## run 1
// SOBEL
module  SOBEL(clk,reset,busy,ready,iaddr,idata,cdata_rd,cdata_wr,caddr_rd,caddr_wr,cwr,crd,csel	);
For scale: roughly 160 flip-flops, roughly 81 I/O pins, about 0.013 mm2 of cells after synthesis.
make LEC_CHECK=0 ABC_AREA=1 CAP_MARGIN=20 CORE_MARGIN=2 CORE_UTILIZATION=72 CTS_CLUSTER_DIAMETER=231 CTS_CLUSTER_SIZE=34 HOLD_SLACK_MARGIN=0.29 PLACE_DENSITY_LB_ADDON=0.19 SETUP_SLACK_MARGIN=-0.56 SLEW_MARGIN=20 finish   # period 7.24 ns
run.sh (not shown) runs the stock make flow with config.mk's settings and CLKGATE_MAP_FILE=.
Run 1: aborted in global routing (5_1_grt) (tool error)
### run 1 -> run 2
==> flow/config.mk <==
export PLATFORM = sky130hd
export DESIGN_NAME = SOBEL
export DESIGN_NICKNAME = SOBEL
export VERILOG_FILES = /design/flow/design.v
export SDC_FILE = /design/flow/constraint.sdc
export NUM_CORES = 4
export LEC_CHECK = 0
export CAP_MARGIN = 20
export CORE_MARGIN = 2
export CORE_UTILIZATION = 72
export PLACE_DENSITY = 0.75
export SLEW_MARGIN = 20
==> flow/constraint.sdc <==
create_clock -name core_clock -period 8.76 [get_ports {clk}]
set_input_delay 1.7520 -clock core_clock [delete_from_list [all_inputs] [get_ports {clk}]]
set_output_delay 1.7520 -clock core_clock [all_outputs]
set_load 0.01 [all_outputs]
Notes after the runs:
[flow] run 2 | stages: complete | final checks: fail | reason: setup timing. Looking at compound-cell area share of the yosys netlist, run 2 sits above run 1. Compared with run 1, run 2 shows a lower row count. Comparing placer's final routability congestion estimate for run 2 and run 1, the smaller number came from run 1. On floorplan-stage core utilization, run 2 and run 1 are neck and neck. Relative to run 1, run 2 improves worst-case setup slack after placement. Cell area after placement: run 2 vs run 1 down about 6%. Against run 1, die area in run 2 fell by a few percent. Summary of run 2 over run 1: total of cells resized after clock tree synthesis went down 79, area fraction in full adders, half adders and majority gates went up 0.94 points. Yosys chip area was lower in run 2 than in run 1.
The inputs of run 3 differ from those of run 2 as listed below.
-- flow/config.mk --
<<< run 2, line 7
export LEC_CHECK = 0
export CAP_MARGIN = 20
export CORE_MARGIN = 2
export CORE_UTILIZATION = 72
export PLACE_DENSITY = 0.75
export SLEW_MARGIN = 20
>>> run 3, line 7
export LEC_CHECK = 0
export CAP_MARGIN = 0
export CORE_MARGIN = 2
export CORE_UTILIZATION = 72
export SLEW_MARGIN = 20
==> flow/constraint.sdc <==
create_clock -name core_clock -period 7.95 [get_ports {clk}]
set_input_delay 1.5900 -clock core_clock [delete_from_list [all_inputs] [get_ports {clk}]]
set_output_delay 1.5900 -clock core_clock [all_outputs]
set_load 0.01 [all_outputs]
## What came out
- ~same full die area in run 3 and run 2
- Reported for run 3 and run 2, clock sink count turned out identical to the last digit.
- Relative to run 2, number of gates resized after cts increased by about 25% in run 3.
- The buffer count from post-CTS setup fixing reported for run 3 is greater than that of run 2 by 7.
- Run 3: number of placed cells counting well taps 55 above run 2
- What ended run 3 was a tool error in global routing (5_1_grt); the run never finished.
- Between run 2 and run 3, the die span in x figures differ only marginally.
- Detailed placement HPWL in run 3 vs run 2: up 4.6%
- Status: synthesized cell count parity (run 2, run 3)
- The initial core utilization was comparable across run 3 and run 2.
The inputs of run 4 differ from those of run 3 as listed below.
-- flow/config.mk --
<<< run 3, line 7
export LEC_CHECK = 0
export CAP_MARGIN = 0
export CORE_MARGIN = 2
export CORE_UTILIZATION = 72
export SLEW_MARGIN = 20
>>> run 4, line 7
export LEC_CHECK = 0
export CAP_MARGIN = 20
export CORE_MARGIN = 2
export CORE_UTILIZATION = 72
export SETUP_SLACK_MARGIN = -0.56
export SLEW_MARGIN = 20
==> flow/constraint.sdc <==
create_clock -name core_clock -period 8.39 [get_ports {clk}]
set_input_delay 1.6780 -clock core_clock [delete_from_list [all_inputs] [get_ports {clk}]]
set_output_delay 1.6780 -clock core_clock [all_outputs]
set_load 0.01 [all_outputs]
Results
- Reported for run 3 and run 4, portion of the post-synthesis area used by sequential elements turned out identical to the last digit.
- On run 4: post-DP HPWL is 2.3% lower than what run 3 gave.
- Final checks on run 4, whose flow otherwise completed, came back failing, citing setup timing.
- Standard cell area after detailed placement was higher in run 3 than in run 4.
- Higher quantity of gates resized following cts among run 3 and run 4: run 3
- On number of instances in the placed design, the higher figure sits with run 3, not run 4.
diff inputs: run 4 => run 5
-- flow/config.mk --
<<< run 4, line 7
export LEC_CHECK = 0
export CAP_MARGIN = 20
export CORE_MARGIN = 2
export CORE_UTILIZATION = 72
export SETUP_SLACK_MARGIN = -0.56
export SLEW_MARGIN = 20
>>> run 5, line 7
export LEC_CHECK = 0
export ABC_AREA = 1
export CAP_MARGIN = 20
export CORE_MARGIN = 2
export CORE_UTILIZATION = 60
export SLEW_MARGIN = 20
==> flow/constraint.sdc <==
create_clock -name core_clock -period 8.57 [get_ports {clk}]
set_input_delay 1.7140 -clock core_clock [delete_from_list [all_inputs] [get_ports {clk}]]
set_output_delay 1.7140 -clock core_clock [all_outputs]
set_load 0.01 [all_outputs]
Results
Fraction of area in multi-input gates ended up 2.2 points lower on run 5 than on run 4. Per the final summary, run 5 finished and its layout is clean on timing, DRC and antenna. Compared with run 4, in run 5 area of the die grew by 0.0045 mm2; global routing met2 resource utilization shrank by 22 points; count of routing violations after the opening detailed-route iteration shrank by 1633. Re max capacitance violation total: no difference whatsoever between run 5 and run 4. Between run 5 and run 4, it is run 5 whose final hold slack is higher, by 0.013 ns. Comparing number of antenna violations at the first check in global routing for run 4 and run 5, the bigger number came from run 4. Going from run 4 to run 5, share of cell area taken by muxes after synthesis shrinks by 1.2 points. Between run 5 and run 4, it is run 5 whose time the worst path needs with I/O delays and setup is lower, by 1.0 ns.
## Diff of input files: run 6 against run 5
-- flow/config.mk --
<<< run 5, line 10
export CORE_MARGIN = 2
export CORE_UTILIZATION = 60
export SLEW_MARGIN = 20
>>> run 6, line 10
export CORE_MARGIN = 2
export CORE_UTILIZATION = 72
export CTS_CLUSTER_SIZE = 95
export PLACE_DENSITY = 0.42
export SLEW_MARGIN = 20
Nothing crashed in run 6 and all stages finished; the problem is that the final layout failed, the offending checks being setup timing. Cell count after placement ends up higher on run 5. Going from run 5 to run 6, count of plain and timing-repair buffers shows a reduction of 16%; combinational share of cell area climbed 1.3 points; via count higher. Of the two values seen for slowest cell on the critical path, dfxtp_1 was produced by run 6 and dfxtp_4 by run 5. Routed wire in run 6 totals more than in run 5.
